==> build 41 <==
// as2650
module as2650(
	input clk,
	input rst,
	input [7:0] bus_in,
	output [7:0] bus_out,
	output le_lo,
	output le_hi,
	output OEb,
	output WEb,
	output bus_dir,
	output IOC,
	output IOD,
	input [6:0] irqs,
	output flag,
	input sense,
	output reg [7:0] ext_io_addr,
	output reg io_bus_cyc,
	output reg io_bus_we,
	output reg [7:0] io_bus_out,
	input [7:0] io_bus_in,
	output [7:0] debug_psl,
	output [7:0] debug_psu,
	output [32:0] la_data_out,
	input wb_hidden_rom_enable,
	output reg cpu_hidden_rom_enable,
	output WE_ram
);
Settings: LEC_CHECK=0, CAP_MARGIN=20, CORE_MARGIN=2, CORE_UTILIZATION=40, SLEW_MARGIN=20; clock period 14.6 ns.
run.sh (not shown) runs the stock make flow with config.mk's settings and CLKGATE_MAP_FILE=.
==> trial 62: changes against build 41 <==
--- a/flow/config.mk
+++ b/flow/config.mk
@@ -9,3 +9,4 @@
 export CORE_MARGIN = 2
-export CORE_UTILIZATION = 40
+export CORE_UTILIZATION = 45
+export SETUP_SLACK_MARGIN = 1.39
 export SLEW_MARGIN = 20
==> flow/constraint.sdc (replaced) <==
create_clock -name core_clock -period 8.19 [get_ports {clk}]
set_input_delay 1.6380 -clock core_clock [delete_from_list [all_inputs] [get_ports {clk}]]
set_output_delay 1.6380 -clock core_clock [all_outputs]
set_load 0.01 [all_outputs]
==> build 86: changes against build 41 <==
--- a/flow/config.mk
+++ b/flow/config.mk
@@ -9,3 +9,4 @@
 export CORE_MARGIN = 2
-export CORE_UTILIZATION = 40
+export CORE_UTILIZATION = 68
+export SETUP_SLACK_MARGIN = 3.38
 export SLEW_MARGIN = 20
==> flow/constraint.sdc (replaced) <==
create_clock -name core_clock -period 12.5 [get_ports {clk}]
set_input_delay 2.5000 -clock core_clock [delete_from_list [all_inputs] [get_ports {clk}]]
set_output_delay 2.5000 -clock core_clock [all_outputs]
set_load 0.01 [all_outputs]
==> build 59: changes against build 41 <==
--- a/flow/config.mk
+++ b/flow/config.mk
@@ -7,5 +7,17 @@
 export LEC_CHECK = 0
-export CAP_MARGIN = 20
-export CORE_MARGIN = 2
-export CORE_UTILIZATION = 40
-export SLEW_MARGIN = 20
+export ABC_AREA = 1
+export CAP_MARGIN = 30
+export CELL_PAD_IN_SITES_DETAIL_PLACEMENT = 1
+export CELL_PAD_IN_SITES_GLOBAL_PLACEMENT = 2
+export CORE_ASPECT_RATIO = 0.67
+export CORE_MARGIN = 9
+export CORE_UTILIZATION = 59
+export CTS_CLUSTER_SIZE = 76
+export GPL_ROUTABILITY_DRIVEN = 0
+export GPL_TIMING_DRIVEN = 1
+export HOLD_SLACK_MARGIN = 0.12
+export MAX_ROUTING_LAYER = met5
+export MIN_ROUTING_LAYER = met1
+export PLACE_DENSITY_LB_ADDON = 0.27
+export SETUP_SLACK_MARGIN = -0.81
+export SLEW_MARGIN = 0
==> flow/constraint.sdc (replaced) <==
create_clock -name core_clock -period 14.3 [get_ports {clk}]
set_input_delay 2.8600 -clock core_clock [delete_from_list [all_inputs] [get_ports {clk}]]
set_output_delay 2.8600 -clock core_clock [all_outputs]
set_load 0.01 [all_outputs]
==> comparison table <==
Result of the run: build 86 stopped before the end; trial 62 complete, no violations; build 59 stopped before the end; build 41 complete, no violations
Failing step: build 86 global routing (5_1_grt); trial 62 -; build 59 global placement without I/O (3_1_place_gp_skip_io); build 41 -
Area share of the largest cell type after synthesis: build 86 29.0%; trial 62 29.0%; build 59 28.4%; build 41 29.0%
Count of endpoints failing hold in the final timing report: build 86 -; trial 62 0; build 59 -; build 41 0
Clock tree cell share of total cell area: build 86 -; trial 62 4.34%; build 59 -; build 41 4.72%
Power per unit of standard cell area: build 86 -; trial 62 135 mW/mm^2; build 59 -; build 41 82.6 mW/mm^2
Number of instances on the worst hold path: build 86 -; trial 62 1; build 59 -; build 41 1
Post-synthesis compound-gate area fraction: build 86 20.2%; trial 62 20.2%; build 59 19.8%; build 41 20.2%
Logic share of the area: build 86 -; trial 62 48.9%; build 59 -; build 41 51.1%
DRC Markers: build 86 -; trial 62 0; build 59 -; build 41 0
Multiplexer share of the synthesized area: build 86 9.43%; trial 62 9.43%; build 59 0.802%; build 41 9.43%
Top Ports: build 86 112; trial 62 112; build 59 -; build 41 112
Top metal layer carrying routed signals: build 86 -; trial 62 met5; build 59 -; build 41 met5
Worst path slowest cell: build 86 -; trial 62 mux4_2; build 59 -; build 41 nor2_1
Arrival time at the worst endpoint: build 86 -; trial 62 6270 ps; build 59 -; build 41 10,380 ps
Sequential standard cell area: build 86 -; trial 62 0.0129 sq mm; build 59 -; build 41 0.0129 sq mm
Sequential share of the synthesized area: build 86 37.6%; trial 62 37.6%; build 59 36.8%; build 41 37.6%
Detailed router's first-iteration violation count: build 86 -; trial 62 4,950; build 59 -; build 41 4,541
Maxcap violations: build 86 -; trial 62 0; build 59 -; build 41 0
Most frequently used cell type in the post-synthesis netlist: build 86 nor2_1; trial 62 nor2_1; build 59 nand2_1; build 41 nor2_1
Setup slack on the worst flop-to-flop path: build 86 -; trial 62 760 ps; build 59 -; build 41 5300 ps
Fraction of area in registers: build 86 -; trial 62 30.1%; build 59 -; build 41 33.0%
Placed Area: build 86 0.0365 sq mm; trial 62 0.0391 sq mm; build 59 -; build 41 0.0371 sq mm
Number of diodes added for antenna fixing: build 86 -; trial 62 4; build 59 -; build 41 3
Placed wire-length estimate after detailed placement: build 86 116,000 microns; trial 62 123,000 microns; build 59 -; build 41 115,000 microns
Number of placement rows: build 86 82; trial 62 101; build 59 72; build 41 107
Full die area: build 86 0.0520 sq mm; trial 62 0.0781 sq mm; build 59 0.0685 sq mm; build 41 0.0877 sq mm
Count of multi-input gates: build 86 -; trial 62 2,879; build 59 -; build 41 2,877

---

==> run D <==
as2650 again, from the RTL that the note above started with.
export LEC_CHECK = 0
export ABC_AREA = 0
export CAP_MARGIN = 20
export CELL_PAD_IN_SITES_GLOBAL_PLACEMENT = 3
export CORE_MARGIN = 2
export CORE_UTILIZATION = 64
export CTS_CLUSTER_SIZE = 27
export GPL_ROUTABILITY_DRIVEN = 0
export GPL_TIMING_DRIVEN = 1
export MAX_ROUTING_LAYER = met4
export MIN_ROUTING_LAYER = met2
export PLACE_DENSITY_LB_ADDON = 0.02
export SETUP_SLACK_MARGIN = -0.04
export SLEW_MARGIN = 10
export TNS_END_PERCENT = 95
create_clock -name core_clock -period 16.0 [get_ports {clk}]
==> run E: changes against run D <==
==> flow/config.mk (replaced) <==
export PLATFORM = sky130hd
export DESIGN_NAME = as2650
export DESIGN_NICKNAME = as2650
export VERILOG_FILES = /design/flow/design.v
export SDC_FILE = /design/flow/constraint.sdc
export NUM_CORES = 4
export LEC_CHECK = 0
export CAP_MARGIN = 30
export CELL_PAD_IN_SITES_DETAIL_PLACEMENT = 1
export CORE_ASPECT_RATIO = 1.12
export CORE_MARGIN = 2
export CORE_UTILIZATION = 70
export GPL_TIMING_DRIVEN = 1
export MAX_ROUTING_LAYER = met4
export MIN_ROUTING_LAYER = met1
export PLACE_DENSITY_LB_ADDON = 0.12
export SETUP_SLACK_MARGIN = 0.98
export SLEW_MARGIN = 15
==> flow/constraint.sdc (replaced) <==
create_clock -name core_clock -period 15.0 [get_ports {clk}]
set_input_delay 3.0000 -clock core_clock [delete_from_list [all_inputs] [get_ports {clk}]]
set_output_delay 3.0000 -clock core_clock [all_outputs]
set_load 0.01 [all_outputs]
==> results.py <==
# Auto-generated metrics
metrics = {
    "yosys": {
        "synth.logic.top_family": "AND-OR/OR-AND gates",
        "synth_cells": 3778,
    },
    "die": {
        "die_height_microns": 238,
        "fp_util_pct": 70.9,
        "row_count": 85,
        "die_area_sq_mm": 0.0506,
    },
    "outcome": {
        "haltStage": "detailed placement",
        "error": "[ERROR DPL-0033] detailed placement checks failed during check placement.",
        "status": "did not finish",
    },
}
# the run above: run E

==> results.py <==
# Auto-generated metrics
metrics = {
    "yosys": {
        "synth_cells": 3778,
        "synth.logic.top_family": "AND-OR/OR-AND gates",
    },
    "outcome": {
        "haltStage": "global placement without I/O",
        "error": "[ERROR FLW-0024] Place density exceeds 1.0 (current PLACE_DENSITY_LB_ADDON =  0.02). Please check if the value of  PLACE_DENSITY_LB_ADDON is between 0 and 0.99.",
        "status": "did not finish",
    },
    "die": {
        "row_count": 84,
        "die_height_microns": 235,
    },
}
# the run above: run D


---

==> inputs of v19 <==
Starting RTL as in the previous note.
Settings: LEC_CHECK=0, ABC_AREA=1, CAP_MARGIN=30, CELL_PAD_IN_SITES_DETAIL_PLACEMENT=1, CORE_ASPECT_RATIO=1.12, CORE_MARGIN=2, CORE_UTILIZATION=70, CTS_CLUSTER_DIAMETER=231, GPL_TIMING_DRIVEN=1, MAX_ROUTING_LAYER=met4, MIN_ROUTING_LAYER=met1, PLACE_DENSITY_LB_ADDON=0.12, SETUP_SLACK_MARGIN=0.98, SLEW_MARGIN=15; clock period 12.1 ns.
==> inputs of v34, as changes to v19 <==
==> flow/config.mk (replaced) <==
export PLATFORM = sky130hd
export DESIGN_NAME = as2650
export DESIGN_NICKNAME = as2650
export VERILOG_FILES = /design/flow/design.v
export SDC_FILE = /design/flow/constraint.sdc
export NUM_CORES = 4
export LEC_CHECK = 0
export CAP_MARGIN = 20
export CORE_MARGIN = 2
export CORE_UTILIZATION = 40
export SETUP_SLACK_MARGIN = -1.34
export SLEW_MARGIN = 20
==> flow/constraint.sdc (replaced) <==
create_clock -name core_clock -period 14.6 [get_ports {clk}]
set_input_delay 2.9200 -clock core_clock [delete_from_list [all_inputs] [get_ports {clk}]]
set_output_delay 2.9200 -clock core_clock [all_outputs]
set_load 0.01 [all_outputs]
==> inputs of v7, as changes to v19 <==
==> flow/config.mk (replaced) <==
export PLATFORM = sky130hd
export DESIGN_NAME = as2650
export DESIGN_NICKNAME = as2650
export VERILOG_FILES = /design/flow/design.v
export SDC_FILE = /design/flow/constraint.sdc
export NUM_CORES = 4
export LEC_CHECK = 0
export ABC_AREA = 1
export CAP_MARGIN = 30
export CELL_PAD_IN_SITES_DETAIL_PLACEMENT = 1
export CORE_ASPECT_RATIO = 0.67
export CORE_MARGIN = 5
export CORE_UTILIZATION = 63
export CTS_CLUSTER_SIZE = 48
export GPL_ROUTABILITY_DRIVEN = 0
export GPL_TIMING_DRIVEN = 1
export HOLD_SLACK_MARGIN = 0.12
export MAX_ROUTING_LAYER = met4
export MIN_ROUTING_LAYER = met1
export PLACE_DENSITY_LB_ADDON = 0.27
export SETUP_SLACK_MARGIN = 1.66
export SLEW_MARGIN = 0
==> flow/constraint.sdc (replaced) <==
create_clock -name core_clock -period 14.3 [get_ports {clk}]
set_input_delay 2.8600 -clock core_clock [delete_from_list [all_inputs] [get_ports {clk}]]
set_output_delay 2.8600 -clock core_clock [all_outputs]
set_load 0.01 [all_outputs]
==> qor summary <==
Count of placed standard cells including taps: v34 4937; v19 -; v7 5438
Mux share of post-synthesis cell area: v34 0.0943; v19 0.00802; v7 0.00802
Proportion of synthesized chip area in sequential cells: v34 0.376; v19 0.368; v7 0.368
Width of the chip: v34 296 um; v19 215 um; v7 298 um
Net count of the mapped netlist: v34 3976; v19 4923; v7 4923
Basic-gate share of the synthesized area counting and, or, nand and nor cells: v34 0.172; v19 0.247; v7 0.247
FP Core Util: v34 0.402; v19 0.709; v7 0.638
Post-synthesis cell area: v34 0.0341 sq mm; v19 0.0349 sq mm; v7 0.0349 sq mm
Status: v34 complete, no violations; v19 did not finish; v7 did not finish
Stage where the flow stopped: v34 -; v19 detailed placement; v7 clock tree synthesis
Post-Synthesis Mean Instance Area: v34 9.04 sq um; v19 7.39 sq um; v7 7.39 sq um
Top cell type's share of synthesized area: v34 0.290; v19 0.284; v7 0.284
Number of standard-cell rows in the floorplan: v34 107; v19 86; v7 70
RD Place Congestion: v34 1.09; v19 1.19; v7 -
Die extent in y: v34 296 um; v19 240 um; v7 203 um
Chip area line of the yosys report: v34 0.0341 sq mm; v19 0.0349 sq mm; v7 0.0349 sq mm
Chip area: v34 0.0877 sq mm; v19 0.0517 sq mm; v7 0.0603 sq mm
Dominant cell by count in the synthesized netlist: v34 sky130_fd_sc_hd__nor2_1; v19 sky130_fd_sc_hd__nand2_1; v7 sky130_fd_sc_hd__nand2_1
Count of different cell masters after synthesis: v34 92; v19 71; v7 71
Area fraction in xor and xnor cells: v34 0.0356; v19 0.0223; v7 0.0223
Core area: v34 0.0849 sq mm; v19 0.0493 sq mm; v7 0.0547 sq mm
Estimated wirelength of the detail-placed design: v34 115 mm; v19 -; v7 157 mm
Cell count after synthesis: v34 3778; v19 4725; v7 4725
Synthesized-area fraction occupied by adder cells: v34 0.0721; v19 0.0705; v7 0.0705

---

==> 01-02 <==
as2650 again, from the RTL that the note above started with.
Design as2650, start of the top module:
module as2650(
	input clk,
	input rst,
	input [7:0] bus_in,
	output [7:0] bus_out,
	output le_lo,
	output le_hi,
	output OEb,
	output WEb,
	output bus_dir,
	output IOC,
	output IOD,
	input [6:0] irqs,
	output flag,
	input sense,
	output reg [7:0] ext_io_addr,
	output reg io_bus_cyc,
	output reg io_bus_we,
	output reg [7:0] io_bus_out,
	input [7:0] io_bus_in,
	output [7:0] debug_psl,
	output [7:0] debug_psu,
	output [32:0] la_data_out,
	input wb_hidden_rom_enable,
	output reg cpu_hidden_rom_enable,
	output WE_ram
);
Settings: LEC_CHECK=0, CAP_MARGIN=20, CELL_PAD_IN_SITES_GLOBAL_PLACEMENT=3, CORE_MARGIN=2, CORE_UTILIZATION=58, GPL_TIMING_DRIVEN=0, PLACE_DENSITY_LB_ADDON=0.02, SLEW_MARGIN=25; clock period 16.0 ns.
==> inputs of 03-20, as changes to 01-02 <==
==> flow/config.mk (replaced) <==
export PLATFORM = sky130hd
export DESIGN_NAME = as2650
export DESIGN_NICKNAME = as2650
export VERILOG_FILES = /design/flow/design.v
export SDC_FILE = /design/flow/constraint.sdc
export NUM_CORES = 4
export LEC_CHECK = 0
export ABC_AREA = 1
export CAP_MARGIN = 20
export CORE_MARGIN = 2
export CORE_UTILIZATION = 40
export CTS_CLUSTER_SIZE = 75
export GPL_ROUTABILITY_DRIVEN = 0
export MAX_ROUTING_LAYER = met4
export SETUP_SLACK_MARGIN = -0.8
export SLEW_MARGIN = 20
==> notes <==
01-02 aborted during global placement without I/O (3_1_place_gp_skip_io), error FLW-0024. 03-20 finished clean.
Synthesized cell count: 03-20 is higher than 01-02 (about 25%).
Against 03-20, the die size of 01-02 is lower by about 32%.
Against 03-20, the area after synthesis of 01-02 is lower by about 2.2%.
==> figures <==
Post-synthesis cell count from yosys: 01-02 3778; 03-20 4725
Area reported by Yosys stat: 01-02 34100 µm²; 03-20 34900 µm²
Multiplexer area fraction after synthesis: 01-02 9.43%; 03-20 0.802%
Simple logic cell fraction of the synthesized area: 01-02 17.2%; 03-20 24.7%
Count leader, synth: 01-02 nor2_1; 03-20 nand2_1
Total die area: 01-02 60800 µm²; 03-20 89700 µm²
Net Count, Synth: 01-02 3976; 03-20 4923
Share of Yosys cell area claimed by the top area cell type: 01-02 29.0%; 03-20 28.4%
Area fraction in compound gates after synthesis: 01-02 20.2%; 03-20 19.8%
Vertical extent of the die: 01-02 247 µm; 03-20 299 µm
Core Footprint: 01-02 57900 µm²; 03-20 86600 µm²
Synthesized-area fraction occupied by xor and xnor cells: 01-02 3.56%; 03-20 2.23%
Share of the yosys chip area belonging to registers: 01-02 37.6%; 03-20 36.8%
Number of rows in the core area: 01-02 88; 03-20 108
Result of the run: 01-02 did not finish; 03-20 no timing/DRC/antenna violations
Last stage reached: 01-02 global placement without I/O (3_1_place_gp_skip_io); 03-20 -

---

==> inputs of build 20 <==
as2650 again, from the RTL that the note above started with.
export LEC_CHECK = 0
export ABC_AREA = 1
export CAP_MARGIN = 30
export CORE_ASPECT_RATIO = 1.58
export CORE_MARGIN = 2
export CORE_UTILIZATION = 16
export CTS_CLUSTER_SIZE = 75
export GPL_ROUTABILITY_DRIVEN = 0
export GPL_TIMING_DRIVEN = 1
export HOLD_SLACK_MARGIN = 0.16
export MAX_ROUTING_LAYER = met5
export MIN_ROUTING_LAYER = met2
export PLACE_DENSITY = 0.86
export SLEW_MARGIN = 20
create_clock -name core_clock -period 16.0 [get_ports {clk}]
==> build 93: changes against build 20 <==
ABC_AREA = unset   (was 1)
CELL_PAD_IN_SITES_DETAIL_PLACEMENT = 0   (was unset)
CORE_ASPECT_RATIO = 1.12   (was 1.58)
CORE_UTILIZATION = 71   (was 16)
CTS_CLUSTER_SIZE = unset   (was 75)
GPL_ROUTABILITY_DRIVEN = unset   (was 0)
HOLD_SLACK_MARGIN = unset   (was 0.16)
MAX_ROUTING_LAYER = met4   (was met5)
MIN_ROUTING_LAYER = met1   (was met2)
PLACE_DENSITY = unset   (was 0.86)
PLACE_DENSITY_LB_ADDON = 0.27   (was unset)
SETUP_SLACK_MARGIN = 0.98   (was unset)
SLEW_MARGIN = 15   (was 20)
==> flow/constraint.sdc (replaced) <==
create_clock -name core_clock -period 8.18 [get_ports {clk}]
set_input_delay 1.6360 -clock core_clock [delete_from_list [all_inputs] [get_ports {clk}]]
set_output_delay 1.6360 -clock core_clock [all_outputs]
set_load 0.01 [all_outputs]
==> qor summary <==
metric                                                                           build 93                   build 20
Place WS                                                                        -0.417 ns                    1.97 ns
Area share of the leading cell type in the synthesized netlist                      0.290                      0.284
Cell count after synthesis                                                           3778                       4725
Mux share                                                                          0.0943                    0.00802
YS chip area                                                                    34100 um2                  34900 um2
Number of cell rows                                                                    85                        215
Synthesized cell area                                                           34100 um2                  34900 um2
Cell with the most instances after synthesis                                       nor2_1                    nand2_1
Area of the die                                                                 49900 um2                 222000 um2
Count of placed standard cells including taps                                        4496                       7545
Simple-gate portion of the synthesized area                                         0.172                      0.247
Net Count, Synth                                                                     3976                       4923
Status                                                          aborted with a tool error  aborted with a tool error
Failing step                                                               global routing             global routing
Post-Synthesis Mean Instance Area                                                9.04 um2                   7.39 um2
Adder and majority gate portion of the synthesized area                            0.0721                     0.0705
Distinct lib cells used                                                                92                         71
Post-Synth AOI/OAI Area                                                             0.202                      0.198
Post-CTS Repair Setup Buffers                                                          38                          0
Clock buffer count from CTS                                                            50                         41
Yosys stat cell total                                                                3778                       4725
Share of the yosys chip area belonging to registers                                 0.376                      0.368
Die outline height                                                                 236 um                     591 um
Number of gates given a new drive strength after cts                                  124                          0
Power and IR drop assume default switching activity.
